Design comp_mult_top, start of the top module:
module comp_mult_top #(
parameter NO_MULT   = 4     ,  
parameter APB_BADDR = 0     ,  
parameter SYS_AW    = 16    ,  
parameter REG_DW    = 16       
)(
input                    clk         ,  
input                    rst_n       ,  
input      [ SYS_AW-1:0] apb_paddr   ,  
input                    apb_psel    ,  
input                    apb_penable ,  
input                    apb_pwrite  ,  
input      [REG_DW -1:0] apb_pwdata  ,  
output                   apb_pready  ,  
output reg [REG_DW -1:0] apb_prdata  ,  
output reg               apb_pslverr ,  
output reg               mem_ce      ,  
output reg               mem_we      ,  
output reg [SYS_AW -1:0] mem_addr    ,  
output reg [     8 -1:0] mem_wr_data ,  
input      [     8 -1:0] mem_rd_data    
);
Size: roughly 3400 cells after synthesis, roughly 180 flip-flops, roughly 89 I/O pins, about 23000 um^2 of cells after synthesis.
Settings: LEC_CHECK=0, ABC_AREA=1, CAP_MARGIN=15, CORE_ASPECT_RATIO=0.5, CORE_MARGIN=2, CORE_UTILIZATION=72, CTS_CLUSTER_DIAMETER=235, CTS_CLUSTER_SIZE=40, GPL_ROUTABILITY_DRIVEN=0, GPL_TIMING_DRIVEN=1, HOLD_SLACK_MARGIN=-0.05, SETUP_SLACK_MARGIN=1.18, SLEW_MARGIN=20, TNS_END_PERCENT=15; clock period 4.86 ns.
run.sh (not shown) runs the stock make flow with config.mk's settings and CLKGATE_MAP_FILE=.
The baseline failed in global routing with GRT-0116.
Rerun with:
Settings changed: ABC_AREA 1 to not set, CAP_MARGIN 15 to 20, CORE_ASPECT_RATIO 0.5 to not set, CORE_UTILIZATION 72 to 33, CTS_CLUSTER_DIAMETER 235 to not set, CTS_CLUSTER_SIZE 40 to not set, GPL_ROUTABILITY_DRIVEN 0 to not set, GPL_TIMING_DRIVEN 1 to not set, HOLD_SLACK_MARGIN -0.05 to not set, SETUP_SLACK_MARGIN 1.18 to not set, TNS_END_PERCENT 15 to not set.
Clock period 4.86 ns to 9.39 ns, I/O delays scaled along.
- Now the flow completed with no timing, DRC or antenna violations
- die size is higher by well over a third
- area after synthesis falls by a little under a tenth
- synthesized cell count goes down by a quarter to a third
Rerun with:
Settings changed: CORE_UTILIZATION 33 to 72, PLACE_DENSITY_LB_ADDON set to 0.25.
Clock period 9.39 ns to 7.27 ns, I/O delays scaled along.
After rerunning: The new run produced a layout that fails on negative setup slack. Routed wire length increases by 17%. Total power came out higher by about 54%. Worst setup slack loses 1.4 ns. Utilization goes up by 50 points. First-iteration DRC count came out higher by about 50%. Die area drops by about 53%. Final area rises by 6.8%. Combinational power rose by 94%. Global-route usage went up by 23 points. Via count rises by about 17%.

---

comp_mult_top again, from the RTL that the note above started with.
==> flow/config.mk <==
export PLATFORM = sky130hd
export DESIGN_NAME = comp_mult_top
export DESIGN_NICKNAME = comp_mult_top
export VERILOG_FILES = /design/flow/design.v
export SDC_FILE = /design/flow/constraint.sdc
export NUM_CORES = 4
export LEC_CHECK = 0
export CAP_MARGIN = 15
export CELL_PAD_IN_SITES_GLOBAL_PLACEMENT = 0
export CORE_MARGIN = 8
export CORE_UTILIZATION = 67
export CTS_CLUSTER_DIAMETER = 262
export CTS_CLUSTER_SIZE = 100
export SLEW_MARGIN = 20
export TNS_END_PERCENT = 10
==> flow/constraint.sdc <==
create_clock -name core_clock -period 10.0 [get_ports {clk}]
set_input_delay 2.0000 -clock core_clock [delete_from_list [all_inputs] [get_ports {clk}]]
set_output_delay 2.0000 -clock core_clock [all_outputs]
set_load 0.01 [all_outputs]
Edit:
- CAP_MARGIN: 15 -> 20
- CELL_PAD_IN_SITES_DETAIL_PLACEMENT: unset -> 1
- CELL_PAD_IN_SITES_GLOBAL_PLACEMENT: 0 -> unset
- CORE_ASPECT_RATIO: unset -> 0.65
- CORE_MARGIN: 8 -> 2
- CORE_UTILIZATION: 67 -> 40
- CTS_CLUSTER_DIAMETER: 262 -> unset
- CTS_CLUSTER_SIZE: 100 -> unset
- MIN_ROUTING_LAYER: unset -> met2
- TNS_END_PERCENT: 10 -> unset
After rerunning:
- The changed run passed the timing, DRC and antenna checks
- register-to-register slack got worse by 0.51 ns
- fmax is lower by 2.0%
- combinational power is higher by about 10%
- die size is higher by 46%
- routed wire length goes up by about 34%

---

comp_mult_top again, from the RTL that the note above started with.
// comp_mult_top
module comp_mult_top #(
parameter NO_MULT   = 4     ,  
parameter APB_BADDR = 0     ,  
parameter SYS_AW    = 16    ,  
parameter REG_DW    = 16       
)(
input                    clk         ,  
input                    rst_n       ,  
input      [ SYS_AW-1:0] apb_paddr   ,  
input                    apb_psel    ,  
input                    apb_penable ,  
input                    apb_pwrite  ,  
input      [REG_DW -1:0] apb_pwdata  ,  
output                   apb_pready  ,  
output reg [REG_DW -1:0] apb_prdata  ,  
output reg               apb_pslverr ,  
output reg               mem_ce      ,  
output reg               mem_we      ,  
output reg [SYS_AW -1:0] mem_addr    ,  
output reg [     8 -1:0] mem_wr_data ,  
input      [     8 -1:0] mem_rd_data    
);
clock: 6.18 ns
lec_check: 0
cap_margin: 20
core_margin: 2
core_utilization: 71
cts_cluster_size: 51
place_density_lb_addon: 0.0
setup_slack_margin: 1.78
slew_margin: 20
The first run never finished: it broke off in global routing with GRT-0232.
==> next run, changes <==
CORE_UTILIZATION = 40   (was 71)
CTS_CLUSTER_SIZE = default   (was 51)
PLACE_DENSITY_LB_ADDON = default   (was 0.0)
SETUP_SLACK_MARGIN = default   (was 1.78)
clock period = 9.39 ns   (was 6.18 ns; I/O delays follow)
=>
- The new run ran to the end with no violations
- area after synthesis does not change
- die size increases by well over a third
- synthesized cell count is unchanged
==> next run, changes <==
CORE_UTILIZATION = 29   (was 40)
clock period = 11.3 ns   (was 9.39 ns; I/O delays follow)
The changed run produced a clean layout. Worst setup slack gets better by 950 ps. Sequential power fell by 17%. Final area goes up by 0.62%. Count of clock-buffer cells in the layout does not change. Power came out lower by 17%. Routed wire length falls by 1.3%. Non-clock buffer count is lower by 25. Synthesized area does not change.
==> next run, changes <==
ABC_AREA = 1   (was default)
CORE_UTILIZATION = 60   (was 29)
CTS_CLUSTER_SIZE = 98   (was default)
TNS_END_PERCENT = 5   (was default)
clock period = 5.15 ns   (was 11.3 ns; I/O delays follow)
Result: The new run completed, yet does not pass: negative setup slack. Cell count climbs by a quarter to a third. Clock skew is about the same. First-iteration DRC count climbs by well over a third. Global-route usage climbs by 23 points. Power climbs by well over a third. Sequential share of layout area drops by 3.8 points. Non-clock buffer count climbs by 405. Worst setup slack degrades by 3200 ps.

---

## run 1
Starting RTL as in the previous note.
clock: 10.0 ns
lec_check: 0
cap_margin: 20
core_margin: 2
core_utilization: 16
max_routing_layer: met4
min_routing_layer: met2
place_density_lb_addon: 0.04
slew_margin: 20
Run 1: full flow OK, the timing, DRC and antenna checks passed
Edits applied to the flow inputs when going from run 1 to run 2:
- setting CTS_CLUSTER_DIAMETER to 334 for the first time
- removing MAX_ROUTING_LAYER (formerly met4)
- setting TNS_END_PERCENT to 10 for the first time
- removing MIN_ROUTING_LAYER (formerly met2)
- changing CORE_UTILIZATION from 16 to 67
- removing PLACE_DENSITY_LB_ADDON (formerly 0.04)
- changing CAP_MARGIN from 20 to 15
- setting CELL_PAD_IN_SITES_GLOBAL_PLACEMENT to 0 for the first time
- setting CTS_CLUSTER_SIZE to 41 for the first time
==> results <==
As of run 2, layout filler cell count had fallen by more than half compared to run 1. Relative to run 1, the fmax measured on run 2 has increased slightly. Height of the die (run 2 vs. run 1) decreases by more than half. Leakage power summed over all cells down about 1% in run 2 wrt run 1. Diff run 1 -> run 2: critical path depth down 3.7%; clock period minus worst slack went down by 39 ps.
Modified inputs, run 3 compared to run 2
- CELL_PAD_IN_SITES_GLOBAL_PLACEMENT changed from 0 to 2
- TNS_END_PERCENT removed (was 10)
- CORE_UTILIZATION changed from 67 to 40
==> results <==
- Comparing sequential share of layout area for run 2 and run 3, the bigger number came from run 2.
- Going from run 2 to run 3, highest achievable clock rate up 0.53%; routed wire length has increased; final area saw an increase; placed instance area went up; detailed-routing wirelength on met1 picked up an extra about 25%.
- Compared with run 2, run 3 shows a higher power density relative to cell area.
- For the power, run 3 came in 2.2% higher than run 2 did.

---

red:
Starting RTL as in the previous note.
// comp_mult_top
module comp_mult_top #(
parameter NO_MULT   = 4     ,  
parameter APB_BADDR = 0     ,  
parameter SYS_AW    = 16    ,  
parameter REG_DW    = 16       
)(
input                    clk         ,  
input                    rst_n       ,  
input      [ SYS_AW-1:0] apb_paddr   ,  
input                    apb_psel    ,  
input                    apb_penable ,  
input                    apb_pwrite  ,  
input      [REG_DW -1:0] apb_pwdata  ,  
output                   apb_pready  ,  
output reg [REG_DW -1:0] apb_prdata  ,  
output reg               apb_pslverr ,  
output reg               mem_ce      ,  
output reg               mem_we      ,  
output reg [SYS_AW -1:0] mem_addr    ,  
output reg [     8 -1:0] mem_wr_data ,  
input      [     8 -1:0] mem_rd_data    
);
Settings: LEC_CHECK=0, ABC_AREA=1, CAP_MARGIN=25, CORE_MARGIN=8, CORE_UTILIZATION=72, CTS_CLUSTER_DIAMETER=227, CTS_CLUSTER_SIZE=98, GPL_ROUTABILITY_DRIVEN=0, GPL_TIMING_DRIVEN=1, HOLD_SLACK_MARGIN=0.19, PLACE_DENSITY_LB_ADDON=0.3, SLEW_MARGIN=5, TNS_END_PERCENT=20; clock period 9.98 ns.
red finished every stage and its layout cleared the timing, DRC and antenna checks.
### red -> blue
Settings: a change of CORE_MARGIN from 8 to 2; a change of HOLD_SLACK_MARGIN from 0.19 to -0.05; a change of CTS_CLUSTER_DIAMETER from 227 to 235; a change of CAP_MARGIN from 25 to 15; a change of SLEW_MARGIN from 5 to 20; a deleted TNS_END_PERCENT that had been 20; a change of CTS_CLUSTER_SIZE from 98 to 40; a deleted PLACE_DENSITY_LB_ADDON that had been 0.3; a change of the clock period (ns, I/O delays scaled along) from 9.98 to 5.74.
## What came out
Higher placed instance count was reported by blue, not red.
blue did not run to completion, as it errored out during global routing.
Max height of the die across red and blue: red
The lower quantity of gates resized following cts came out of red.
Number of clock buffers inserted by TritonCTS: blue vs red identical
blue against red: chip area went down 0.0045 sq mm; post-place instance area now larger.
Relative to blue, the following input files were edited for green:
Settings: HOLD_SLACK_MARGIN: -0.05 -> unset; CAP_MARGIN: 15 -> 20; CTS_CLUSTER_SIZE: 40 -> unset; CORE_UTILIZATION: 72 -> 52; CTS_CLUSTER_DIAMETER: 235 -> unset; GPL_ROUTABILITY_DRIVEN: 0 -> unset; GPL_TIMING_DRIVEN: 1 -> unset; ABC_AREA: 1 -> unset; the clock period (ns, I/O delays scaled along): 5.74 -> 5.52.
--- outcome ---
green had finished all stages when the layout checks came back failing, citing setup timing. Count of input and output buffers: green vs blue identical. Going from blue to green, die extent in y grows by 23 um. Between blue and green, placement row count is lower for blue, green comes in above that. Post-synthesis cell type count in green is 44% above blue. Changes observed in green relative to blue: mean instance size in the synthesized netlist rose by about 24%, synthesized area fell by about 8%, total of cells resized after clock tree synthesis fell by about 24%, cell count in the Yosys report fell by about 26%. blue has higher detailed placer's ending HPWL than green. In green relative to blue, post-synthesis cell count had gone down by more than a quarter.
> inputs changed (green -> orange)
Settings: ABC_AREA: unset -> 1; CTS_CLUSTER_SIZE: unset -> 95; CORE_UTILIZATION: 52 -> 69; TNS_END_PERCENT: unset -> 10; the clock period (ns, I/O delays scaled along): 5.52 -> 5.37.
- Number of placed cells counting well taps: orange vs green up 24%
- Ran to the end and failed final checks on setup timing: orange.
- Area added between synthesis and finish down 1.4 points in orange wrt green
- Comparing green and orange, clock buffer and inverter area fraction after layout is lower on orange.
- Looking at yosys synthesis chip area, orange sits 8.4% higher than green does.
- Going from green to orange, the pin count of the biggest net entering global routing was found to have gone up by 14%.
- A library cell contributing the largest single delay on the critical path of or4b_4 is what green shows, while fa_1 belongs to orange.
- orange vs. green: power -42%, count of TritonRoute iterations in the first routing pass saw an increase, sequential share of layout area went down 1.1 points.

---

run A:
comp_mult_top again, from the RTL that the note above started with.
Settings: LEC_CHECK=0, ABC_AREA=1, CAP_MARGIN=20, CORE_MARGIN=2, CORE_UTILIZATION=71, CTS_CLUSTER_DIAMETER=28, CTS_CLUSTER_SIZE=72, PLACE_DENSITY_LB_ADDON=0.27, SETUP_SLACK_MARGIN=1.1, SLEW_MARGIN=20; clock period 6.47 ns.
In the summary table, run A is marked failed, with error GRT-0232 raised in global routing.
[inputs] run B vs run A
Settings: SETUP_SLACK_MARGIN changed from 1.1 to 2.27; CORE_UTILIZATION changed from 71 to 64; PLACE_DENSITY_LB_ADDON removed (was 0.27); CTS_CLUSTER_SIZE removed (was 72); ABC_AREA removed (was 1); CTS_CLUSTER_DIAMETER removed (was 28); the clock period (ns, I/O delays scaled along) changed from 6.47 to 8.42.
[summary]
- Run B completed; timing, DRC and antenna clean
- Run B vs. run A: xor/xnor cell area share of the yosys netlist has increased, simple-gate area share of the yosys netlist went down 10 points.
- Note that the per-instance average area after synthesis recorded for run A amounts to 0.804 times the value seen in run B.

---

Starting RTL as in the previous note.
## comp_mult_top
module comp_mult_top #(
parameter NO_MULT   = 4     ,  
parameter APB_BADDR = 0     ,  
parameter SYS_AW    = 16    ,  
parameter REG_DW    = 16       
)(
input                    clk         ,  
input                    rst_n       ,  
input      [ SYS_AW-1:0] apb_paddr   ,  
input                    apb_psel    ,  
input                    apb_penable ,  
input                    apb_pwrite  ,  
input      [REG_DW -1:0] apb_pwdata  ,  
output                   apb_pready  ,  
output reg [REG_DW -1:0] apb_prdata  ,  
output reg               apb_pslverr ,  
output reg               mem_ce      ,  
output reg               mem_we      ,  
output reg [SYS_AW -1:0] mem_addr    ,  
output reg [     8 -1:0] mem_wr_data ,  
input      [     8 -1:0] mem_rd_data    
);
localparam DWIDTH = 8 ;
localparam IDLE   = 2'b00;  
localparam RD_OPS = 2'b01;  
localparam WORK   = 2'b10;  
localparam WR_RES = 2'b11;  
reg  [       REG_DW -1:0] op1_addr      ;  
reg  [       REG_DW -1:0] op2_addr      ;  
reg  [       REG_DW -1:0] res_addr      ;  
reg  [       REG_DW -1:0] no_op         ;  
reg  [       REG_DW -1:0] cfg_start     ;  
reg  [       REG_DW -1:0] sts_stop      ;  
wire                      wr_op1_addr   ;  
wire                      wr_op2_addr   ;  
wire                      wr_res_addr   ;  
wire                      wr_no_op      ;  
wire                      wr_cfg_start  ;  
wire                      wr_sts_stop   ;  
wire                      rd_sts_stop   ;  
wire                      rd_sts_state  ;  
wire                      sel_regs      ;  
reg                       op_val        ;  
wire                      op_rdy        ;  
wire [   2*2*DWIDTH -1:0] op_data       ;  
wire                      res_val       ;  
reg                       res_rdy       ;  
wire [2*2*(DWIDTH+1)-1:0] res_data      ;  
wire                      set_res_rdy   ;  
reg  [     3*DWIDTH -1:0] data_reg      ;  
reg  [            2 -1:0] sts_cstate    ;  
  ...
Settings: LEC_CHECK=0, CAP_MARGIN=10, CORE_ASPECT_RATIO=0.61, CORE_MARGIN=2, CORE_UTILIZATION=61, CTS_CLUSTER_SIZE=98, GPL_TIMING_DRIVEN=0, HOLD_SLACK_MARGIN=0.2, MAX_ROUTING_LAYER=met5, MIN_ROUTING_LAYER=met2, PLACE_DENSITY_LB_ADDON=0.29, SLEW_MARGIN=15, TNS_END_PERCENT=35; clock period 10.0 ns.
The first run aborted during global routing (5_1_grt) with GRT-0116.
Rerun with:
CAP_MARGIN = 20   (was 10)
CELL_PAD_IN_SITES_DETAIL_PLACEMENT = 2   (was default)
CORE_ASPECT_RATIO = 0.65   (was 0.61)
CORE_MARGIN = 9   (was 2)
CORE_UTILIZATION = 40   (was 61)
CTS_CLUSTER_SIZE = default   (was 98)
GPL_TIMING_DRIVEN = default   (was 0)
HOLD_SLACK_MARGIN = default   (was 0.2)
MAX_ROUTING_LAYER = met4   (was met5)
PLACE_DENSITY_LB_ADDON = default   (was 0.29)
SLEW_MARGIN = 20   (was 15)
TNS_END_PERCENT = default   (was 35)
- The changed run produced a clean layout
- die area is higher by 70%
- area after synthesis does not change
- synthesized cell count stays the same
Rerun with:
ABC_AREA = 1   (was default)
CELL_PAD_IN_SITES_DETAIL_PLACEMENT = 0   (was 2)
CELL_PAD_IN_SITES_GLOBAL_PLACEMENT = 2   (was default)
CTS_CLUSTER_SIZE = 56   (was default)
MAX_ROUTING_LAYER = met5   (was met4)
MIN_ROUTING_LAYER = met1   (was met2)
Effect:
- power falls by 39%
- wire length came out lower by about 17%
- synthesized area went up by 8.4%
- die size rises by about 8%
- utilization falls by 0.46 points
- via count decreases by 21%
- first-iteration DRC count went down by 70%
- maximum frequency goes up by about 8%
Rerun with:
ABC_AREA = default   (was 1)
CAP_MARGIN = 15   (was 20)
CELL_PAD_IN_SITES_DETAIL_PLACEMENT = default   (was 0)
CORE_ASPECT_RATIO = default   (was 0.65)
CORE_MARGIN = 2   (was 9)
CTS_CLUSTER_DIAMETER = 258   (was default)
CTS_CLUSTER_SIZE = 100   (was 56)
MAX_ROUTING_LAYER = default   (was met5)
MIN_ROUTING_LAYER = default   (was met1)
TNS_END_PERCENT = 15   (was default)
The new run ran to the end with no violations.
Wire length is lower by about a fifth.
Area after synthesis shrinks by a little under a tenth.
Non-clock buffer count came out higher by 27.
Worst hold slack got worse by 40 ps.
Clock skew shrinks by 7.6 ps.
Final area fell by a little under a tenth.
Critical path depth fell by 11.
Power is estimated from default activity; no workload was simulated.
